## processor
module processor
(
	input wire clk_i,
	input wire rst_i,
	input wire stall_i,
	output wire [31:0] addr_o,
	input wire [31:0] data_i,
	output wire [31:0] data_o,
	output wire [3:0] data_w_o,
	output wire [2:0] data_mode_o,
	input wire [7:0] extio_in,
	output wire [7:0] extio_out
);
Size in the first run: about 830 flip-flops, ~120 I/O pins, about 54000 sq um of cells after synthesis.
Settings: LEC_CHECK=0, CAP_MARGIN=20, CORE_MARGIN=2, CORE_UTILIZATION=72, CTS_CLUSTER_DIAMETER=28, CTS_CLUSTER_SIZE=32, PLACE_DENSITY_LB_ADDON=0.2, SETUP_SLACK_MARGIN=1.24, SLEW_MARGIN=40; clock period 4.41 ns.
run.sh (not shown) runs the stock make flow with config.mk's settings and CLKGATE_MAP_FILE=.
The baseline stopped in 4_1_cts, error DPL-0033.
==> next run, changes <==
Settings changed: CORE_UTILIZATION 72 to 66, CTS_CLUSTER_DIAMETER 28 to not set, CTS_CLUSTER_SIZE 32 to not set, MAX_ROUTING_LAYER set to met4, PLACE_DENSITY_LB_ADDON 0.2 to not set, SETUP_SLACK_MARGIN 1.24 to not set, SLEW_MARGIN 40 to 20.
Clock period 4.41 ns to 8.5 ns, I/O delays scaled along.
After rerunning:
- This time the run stopped in 5_1_grt
- synthesized cell count stays the same
- area after synthesis does not change
- die size is higher by 9.0%
==> next run, changes <==
Settings changed: CORE_UTILIZATION 66 to 48, MAX_ROUTING_LAYER met4 to not set, SETUP_SLACK_MARGIN set to 1.98.
Clock period 8.5 ns to 7.14 ns, I/O delays scaled along.
Result:
- This time the run ran to the end with violations: negative setup slack
- synthesized cell count stays the same
- die size goes up by about 37%
- area after synthesis stays the same
==> next run, changes <==
Settings changed: CORE_UTILIZATION 48 to 68, CTS_CLUSTER_SIZE set to 32, SETUP_SLACK_MARGIN 1.98 to 0.75.
Clock period 7.14 ns to 4.41 ns, I/O delays scaled along.
The new run stopped in 5_1_grt, error GRT-0116.
Die size drops by 29%.
Synthesized area is unchanged.
Synthesized cell count does not change.


harbor:
Starting RTL as in the previous note.
Settings: LEC_CHECK=0, ABC_AREA=1, CAP_MARGIN=0, CORE_MARGIN=2, CORE_UTILIZATION=72, PLACE_DENSITY=0.39, SETUP_SLACK_MARGIN=0.37, SLEW_MARGIN=20; clock period 4.98 ns.
harbor: it failed during 3_5_place_dp, and the tool reported DPL-0033.
Edits applied to the flow inputs when going from harbor to delta:
Settings: removing ABC_AREA (formerly 1); removing PLACE_DENSITY (formerly 0.39); changing CORE_UTILIZATION from 72 to 23; changing CAP_MARGIN from 0 to 20; removing SETUP_SLACK_MARGIN (formerly 0.37); changing the clock period (ns, I/O delays scaled along) from 4.98 to 11.9.
## What came out
delta vs harbor: yosys-reported design area after synthesis down by a few percent
delta ended with every stage complete and zero timing, DRC or antenna violations.
On delta: area fraction in and, or, nand and nor cells is 14 points lower than what harbor gave.
Floorplan-stage core utilization down 49 points in delta wrt harbor
Looking at last weighted congestion value of the routability-driven placer, delta sits 7.7% below harbor.
delta vs harbor: synthesized cell count down by more than a quarter
Compared with harbor, in delta post-synthesis cell type count increased 32, area after synthesis has decreased.
## Diff of input files: cedar against delta
Settings: an added SETUP_SLACK_MARGIN of 1.9; a change of CORE_UTILIZATION from 23 to 48; a change of the clock period (ns, I/O delays scaled along) from 11.9 to 7.13.
[summary]
Across delta and cedar, a clean result was obtained everywhere but in cedar.
Final checks on cedar, whose flow otherwise completed, came back failing, citing max-capacitance violations, max-slew violations, negative setup slack.
Across both runs, internal power contribution was higher for cedar than for delta.
Against delta, wire length on met2 in cedar fell slightly.
From delta to cedar the numbers moved as follows: final cell count went down 10%; core footprint went down.


## run 1
processor again, from the RTL that the note above started with.
export LEC_CHECK = 0
export CAP_MARGIN = 20
export CORE_MARGIN = 2
export CORE_UTILIZATION = 66
export CTS_CLUSTER_DIAMETER = 67
export GPL_ROUTABILITY_DRIVEN = 1
export MAX_ROUTING_LAYER = met4
export MIN_ROUTING_LAYER = met1
export PLACE_DENSITY_LB_ADDON = 0.17
export SLEW_MARGIN = 20
export TNS_END_PERCENT = 10
create_clock -name core_clock -period 8.89 [get_ports {clk_i}]
Flow for run 1 halted at global routing (5_1_grt), error code GRT-0116.
What run 2 does differently from run 1 at the input level:
# run 1
export LEC_CHECK = 0
export CAP_MARGIN = 20
export CORE_MARGIN = 2
export CORE_UTILIZATION = 66
export CTS_CLUSTER_DIAMETER = 67
export GPL_ROUTABILITY_DRIVEN = 1
export MAX_ROUTING_LAYER = met4
export MIN_ROUTING_LAYER = met1
export PLACE_DENSITY_LB_ADDON = 0.17
export SLEW_MARGIN = 20
export TNS_END_PERCENT = 10
create_clock -name core_clock -period 8.89 [get_ports {clk_i}]
# run 2
export LEC_CHECK = 0
export CAP_MARGIN = 20
export CORE_MARGIN = 2
export CORE_UTILIZATION = 71
export CTS_CLUSTER_DIAMETER = 67
export CTS_CLUSTER_SIZE = 35
export GPL_ROUTABILITY_DRIVEN = 1
export MAX_ROUTING_LAYER = met5
export MIN_ROUTING_LAYER = met1
export PLACE_DENSITY_LB_ADDON = 0.29
export SETUP_SLACK_MARGIN = 3.79
export SLEW_MARGIN = 20
export TNS_END_PERCENT = 10
create_clock -name core_clock -period 12.9 [get_ports {clk_i}]
## What came out
As the logs show, run 2 stopped at global routing (5_1_grt) after a tool error, so it never reached the end of the flow. Post-DP HPWL: run 2 lower than run 1. Reported for run 2 and run 1, number of instances in the synthesized netlist turned out identical to the last digit. Per the comparison of run 2 with run 1, pre-CTS setup slack now larger, post-detailed-placement cell area went down by 2900 um2, total number of clock tree sinks level, die size went down by about 7%, core footprint went down 7.3%. Starting density of the core is lower on run 1. Compared with run 1, in run 2 number of CTS-inserted buffers -about 50%, horizontal extent of the die shrank by 10 um.
Power figures rest on the tool's default switching activity, not on a simulated workload.
